==> run Y: inputs <==
// router_extended
module router_extended #(
  parameter B2_LAT_BIN  = 1, B2_LAT_DEC  = 8, B2_LAT_DUO  = 6,
  parameter B10_LAT_DEC = 1, B10_LAT_BIN = 6, B10_LAT_DUO = 6,
  parameter B12_LAT_DUO = 1, B12_LAT_BIN = 6, B12_LAT_DEC = 8
)(
  input  wire        clk,
  input  wire        rst,
  input  wire        start,
  input  wire [2:0]  cond_sel,
  input  wire [3:0]  opcode,
  input  wire [15:0] op_a,
  input  wire [15:0] op_b,
  output reg         busy,
  output reg         done,
  output reg  [31:0] result
);
  localparam [1:0] ROUTE_SENTINEL = 2'd3;
  wire [1:0] forced_target = (cond_sel <= 3'd2) ? cond_sel[1:0] : ROUTE_SENTINEL;
  wire [1:0] full_router_target =
      (opcode <= 4'd2)   ? 2'd0 :
      (opcode <= 4'd5) ? 2'd1 :
                                  2'd2;
  localparam [1:0] DUO_FALLBACK_TARGET = (B10_LAT_DUO <= B2_LAT_DUO) ? 2'd1 : 2'd0;
  wire [1:0] router_210_target =
      (opcode <= 4'd2)   ? 2'd0 :
      (opcode <= 4'd5) ? 2'd1 :
                                  DUO_FALLBACK_TARGET;
  wire [1:0] routed_target =
      (forced_target != ROUTE_SENTINEL) ? forced_target :
      (cond_sel == 3'd3) ? full_router_target :
      (cond_sel == 3'd4) ? router_210_target :
                           full_router_target;  
  reg  start_b2, start_b10, start_b12;
  wire busy_b2, done_b2;   wire [31:0] res_b2;
  wire busy_b10, done_b10; wire [31:0] res_b10;
  wire busy_b12, done_b12; wire [31:0] res_b12;
  base2_alu #(.LAT_BIN(B2_LAT_BIN), .LAT_DEC(B2_LAT_DEC), .LAT_DUO(B2_LAT_DUO)) u_b2(
    .clk(clk), .rst(rst), .start(start_b2), .opcode(opcode), .a(op_a), .b(op_b),
    .busy(busy_b2), .done(done_b2), .result(res_b2)
  );
  base10_alu #(.LAT_DEC(B10_LAT_DEC), .LAT_BIN(B10_LAT_BIN), .LAT_DUO(B10_LAT_DUO)) u_b10(
    .clk(clk), .rst(rst), .start(start_b10), .opcode(opcode), .a(op_a), .b(op_b),
    .busy(busy_b10), .done(done_b10), .result(res_b10)
  );
  base12_alu #(.LAT_DUO(B12_LAT_DUO), .LAT_BIN(B12_LAT_BIN), .LAT_DEC(B12_LAT_DEC)) u_b12(
    .clk(clk), .rst(rst), .start(start_b12), .opcode(opcode), .a(op_a), .b(op_b),
    .busy(busy_b12), .done(done_b12), .result(res_b12)
  );
  localparam S_IDLE=0, S_WAIT=1;
  reg [0:0] st;
  ...
export LEC_CHECK = 0
export CAP_MARGIN = 20
export CELL_PAD_IN_SITES_GLOBAL_PLACEMENT = 3
export CORE_ASPECT_RATIO = 1.81
export CORE_MARGIN = 2
export CORE_UTILIZATION = 34
export CTS_CLUSTER_DIAMETER = 255
export GPL_ROUTABILITY_DRIVEN = 0
export MIN_ROUTING_LAYER = met1
export PLACE_DENSITY_LB_ADDON = 0.1
export SETUP_SLACK_MARGIN = -0.0
export SLEW_MARGIN = 40
create_clock -name core_clock -period 5.55 [get_ports {clk}]
run.sh (not shown) runs the stock make flow with config.mk's settings and CLKGATE_MAP_FILE=.
==> run E: changes against run Y <==
CELL_PAD_IN_SITES_GLOBAL_PLACEMENT = not set   (was 3)
CORE_ASPECT_RATIO = not set   (was 1.81)
CORE_UTILIZATION = 40   (was 34)
CTS_CLUSTER_DIAMETER = not set   (was 255)
GPL_ROUTABILITY_DRIVEN = not set   (was 0)
MIN_ROUTING_LAYER = not set   (was met1)
PLACE_DENSITY_LB_ADDON = not set   (was 0.1)
SETUP_SLACK_MARGIN = not set   (was -0.0)
SLEW_MARGIN = 20   (was 40)
==> flow/constraint.sdc (replaced) <==
create_clock -name core_clock -period 10.0 [get_ports {clk}]
set_input_delay 2.0000 -clock core_clock [delete_from_list [all_inputs] [get_ports {clk}]]
set_output_delay 2.0000 -clock core_clock [all_outputs]
set_load 0.01 [all_outputs]
==> run Z: changes against run Y <==
CELL_PAD_IN_SITES_GLOBAL_PLACEMENT = not set   (was 3)
CORE_ASPECT_RATIO = not set   (was 1.81)
CORE_UTILIZATION = 70   (was 34)
CTS_CLUSTER_DIAMETER = not set   (was 255)
GPL_ROUTABILITY_DRIVEN = not set   (was 0)
MIN_ROUTING_LAYER = not set   (was met1)
PLACE_DENSITY_LB_ADDON = not set   (was 0.1)
SETUP_SLACK_MARGIN = 1.48   (was -0.0)
SLEW_MARGIN = 20   (was 40)
==> flow/constraint.sdc (replaced) <==
create_clock -name core_clock -period 4.95 [get_ports {clk}]
set_input_delay 0.9900 -clock core_clock [delete_from_list [all_inputs] [get_ports {clk}]]
set_output_delay 0.9900 -clock core_clock [all_outputs]
set_load 0.01 [all_outputs]
==> qor summary <==
Run status: run Z aborted with a tool error; run E finished clean; run Y complete, but fails checks
Failing step: run Z global routing (5_1_grt); run E -; run Y -
Reasons for failing layout checks: run Z -; run E -; run Y negative setup slack
Antenna fix cells: run Z -; run E 0; run Y 0
Initial cell density of the core: run Z 70.6%; run E 40.6%; run Y 34.2%
End of the worst register-to-register path: run Z -; run E u_b12.result[24]; run Y u_b10.result[30]
Routed vias/inst: run Z -; run E 5.72; run Y 5.22
Crit path depth: run Z -; run E 25; run Y 24
Power drawn by the combinational cells: run Z -; run E 4280 uW; run Y 13200 uW
Tightest Pin Transition: run Z -; run E 1.25 ns; run Y 0.881 ns
Non-filler instance count after layout: run Z -; run E 3045; run Y 3454
Core box area: run Z 27600 um2; run E 47800 um2; run Y 56800 um2
Register-to-register path setup slack: run Z -; run E 6.92 ns; run Y 2.73 ns
Static leakage: run Z -; run E 0.00937 uW; run Y 0.0112 uW
Nature of the critical path endpoint: run Z -; run E flop; run Y flop
Clock buffer cells: run Z -; run E 25; run Y 17
Number of clock buffers inserted by TritonCTS: run Z 25; run E 17; run Y 17
Net switching component of the power: run Z -; run E 2940 uW; run Y 7200 uW
Die width: run Z 171 um; run E 224 um; run Y 182 um
Share of total power in sequential cells: run Z -; run E 12.2%; run Y 7.8%
DRC violations left: run Z -; run E 0; run Y 0
Class of the tightest hold or removal check: run Z -; run E flop to flop; run Y flop to flop
Final Power: run Z -; run E 5570 uW; run Y 15600 uW
Worst setup timing slack at the placement stage: run Z -2.39 ns; run E 0.805 ns; run Y -1.79 ns
Number of signal-net inverters in the final layout: run Z -; run E 293; run Y 293
Number of buffer and inverter instances along the worst setup path: run Z -; run E 8; run Y 7
Clock-cell share: run Z -; run E 2.63%; run Y 2.33%
Number of setup buffers added after CTS: run Z 62; run E 0; run Y 49
Heaviest power group: run Z -; run E combinational logic; run Y combinational logic
No activity file was given, so power comes from the tool's default toggle rates.
